Design saw2sin, start of the top module:
module saw2sin
( input  var        i_clk
, input  var [15:0] i_saw
, output var [15:0] o_sin
);
logic invert;
always_comb invert = i_saw[15];
logic reverse;
always_comb reverse = i_saw[14];
logic [15:0] qsaw;
always_comb qsaw = reverse
  ? {~i_saw[13:0], 2'b11}  
  : {i_saw[13:0], 2'b01};  
logic [15:0] qsin;
cordic cordic
( .i_qph (qsaw)
, .o_sin (qsin)
);
logic [16:0] sin;
always_ff @(posedge i_clk) sin <= reverse
  ? (invert ? ~{1'b1, qsin[15:0]}           
            : {1'b1, qsin[15:0]} + 17'd1)   
  : (invert ? ~{1'b1, qsin[15:0]} + 17'd2   
            : {1'b1, qsin[15:0]} + 17'd0);  
always_comb o_sin = sin[16:1];
endmodule
For scale: about 6100 cells after synthesis, roughly 16 flip-flops, ~33 I/O pins.
Settings: LEC_CHECK=0, CAP_MARGIN=20, CORE_ASPECT_RATIO=1.2, CORE_MARGIN=7, CORE_UTILIZATION=53, CTS_CLUSTER_DIAMETER=330, CTS_CLUSTER_SIZE=95, PLACE_DENSITY=0.38, SLEW_MARGIN=20, TNS_END_PERCENT=5; clock period 70.0 ns.
run.sh (not shown) runs the stock make flow with config.mk's settings and CLKGATE_MAP_FILE=.
Then changed:
CORE_ASPECT_RATIO = unset   (was 1.2)
CORE_MARGIN = 2   (was 7)
CORE_UTILIZATION = 70   (was 53)
CTS_CLUSTER_DIAMETER = unset   (was 330)
CTS_CLUSTER_SIZE = unset   (was 95)
PLACE_DENSITY = unset   (was 0.38)
TNS_END_PERCENT = unset   (was 5)
clock period = 54.0 ns   (was 70.0 ns; I/O delays follow)
After rerunning: Now the flow ended with an error in detailed placement (3_5_place_dp), error DPL-0038; area after synthesis does not change; die area is lower by 29%; synthesized cell count does not change.
Then changed:
CORE_UTILIZATION = 57   (was 70)
clock period = 58.1 ns   (was 54.0 ns; I/O delays follow)
This time the run died in global routing (5_1_grt) with GRT-0232.
Die area came out higher by about 22%.
Synthesized cell count does not change.
Synthesized area is unchanged.

========
Setup of old:
saw2sin again, from the RTL that the note above started with.
==> flow/config.mk <==
export PLATFORM = sky130hd
export DESIGN_NAME = saw2sin
export DESIGN_NICKNAME = saw2sin
export VERILOG_FILES = /design/flow/design.v
export SDC_FILE = /design/flow/constraint.sdc
export NUM_CORES = 4
export LEC_CHECK = 0
export ABC_AREA = 1
export CAP_MARGIN = 20
export CORE_ASPECT_RATIO = 1.34
export CORE_MARGIN = 4
export CORE_UTILIZATION = 40
export GPL_ROUTABILITY_DRIVEN = 0
export MIN_ROUTING_LAYER = met2
export PLACE_DENSITY_LB_ADDON = 0.24
export SLEW_MARGIN = 20
==> flow/constraint.sdc <==
create_clock -name core_clock -period 63.8 [get_ports {i_clk}]
set_input_delay 12.7600 -clock core_clock [delete_from_list [all_inputs] [get_ports {i_clk}]]
set_output_delay 12.7600 -clock core_clock [all_outputs]
set_load 0.01 [all_outputs]
#### Input delta (new over old)
- a deleted ABC_AREA that had been 1
- a change of CORE_UTILIZATION from 40 to 65
- a deleted CORE_ASPECT_RATIO that had been 1.34
- a change of CORE_MARGIN from 4 to 2
- a deleted GPL_ROUTABILITY_DRIVEN that had been 0
- a deleted MIN_ROUTING_LAYER that had been met2
- a deleted PLACE_DENSITY_LB_ADDON that had been 0.24
- a change of the clock period (ns, I/O delays scaled along) from 63.8 to 52.8
[summary]
Area fraction in compound gates after synthesis: new and old compared, higher one is new
Area inside the core boundary: new and old compared, higher one is old
In new, average footprint of a synthesized cell is higher than in old.
On chip area from the yosys synthesis statistics: between new and old, it ends up lower for new.
Flow for new halted at detailed placement, error code DPL-0033.

========
job 101:
Starting RTL as in the previous note.
make LEC_CHECK=0 CAP_MARGIN=20 CORE_MARGIN=2 CORE_UTILIZATION=72 CTS_CLUSTER_DIAMETER=353 CTS_CLUSTER_SIZE=79 MAX_ROUTING_LAYER=met4 SLEW_MARGIN=20 TNS_END_PERCENT=5 finish   # period 62.6 ns
Job 101 terminated abnormally: global routing (5_1_grt) reported GRT-0232.
Modified inputs, job 102 compared to job 101
Settings: changing CORE_UTILIZATION from 72 to 15; removing TNS_END_PERCENT (formerly 5); removing MAX_ROUTING_LAYER (formerly met4); removing CTS_CLUSTER_DIAMETER (formerly 353); removing CTS_CLUSTER_SIZE (formerly 79); changing the clock period (ns, I/O delays scaled along) from 62.6 to 76.6.
Notes after the runs:
Min number of post-CTS setup repair buffers across job 102 and job 101: job 102. The run showing the greater placed standard-cell area is job 101. Delta (job 102 minus job 101): total I/O pin count stayed essentially flat, starting density of the core went down, global placer's final weighted congestion lost 0.17, proportion of register bits with asynchronous set or reset after synthesis held. Job 102 finished end to end and its layout was clean on timing, DRC and antenna. For total number of placement rows, dividing the value from job 101 by the value from job 102 gives 0.45. Of job 102 and job 101, the run reporting the lower die extent in y was job 101. Job 102 vs job 101: die size up by more than 100%.
--- input diff job 102..job 103 ---
Settings: ABC_AREA newly set to 1; CORE_UTILIZATION changed from 15 to 57; HOLD_SLACK_MARGIN newly set to -0.1; the clock period (ns, I/O delays scaled along) changed from 76.6 to 53.3.
==> comparison <==
Final checks on job 103, whose flow otherwise completed, came back failing, citing negative setup slack. Job 102: PASS, flow complete, no timing, DRC or antenna violations. The global-route usage over all layers of job 103 is higher than that of job 102. Compare job 102 and job 103 | placeable core region lower: job 103. Post-route worst setup slack: job 103 vs job 102 down 6.60 ns. Area after synthesis: job 103 > job 102. Total number of nets in the final design delta for job 103 relative to job 102: about 35% higher.
[inputs] job 104 vs job 103
Settings: HOLD_SLACK_MARGIN: -0.1 -> unset; ABC_AREA: 1 -> unset; CORE_UTILIZATION: 57 -> 40; the clock period (ns, I/O delays scaled along): 53.3 -> 70.0.
Results
Of job 103 and job 104, only job 104 finishes the flow clean. Job 103 -> stages 100% | layout checks FAIL | negative setup slack. Lower required time at the worst-slack endpoint among job 103 and job 104: job 103. | first-pass GRT wire length | job 104 vs job 103 | better |. Job 104 vs job 103: wire length per cell after detailed routing down slightly. Job 104 ends up with a chip area estimate from yosys synthesis that is 290 um2 lower than in job 103. When the final numbers for job 103 and job 104 were put side by side, the non-clock buffer count turned out to be greater in job 103. In job 104 the total track usage turned out 12 points lower than in job 103. Taking job 103 as the reference, in job 104 number of buffers inserted during clock tree synthesis ~0 delta, pin count of the biggest net entering global routing +16%, via count -about 20%.
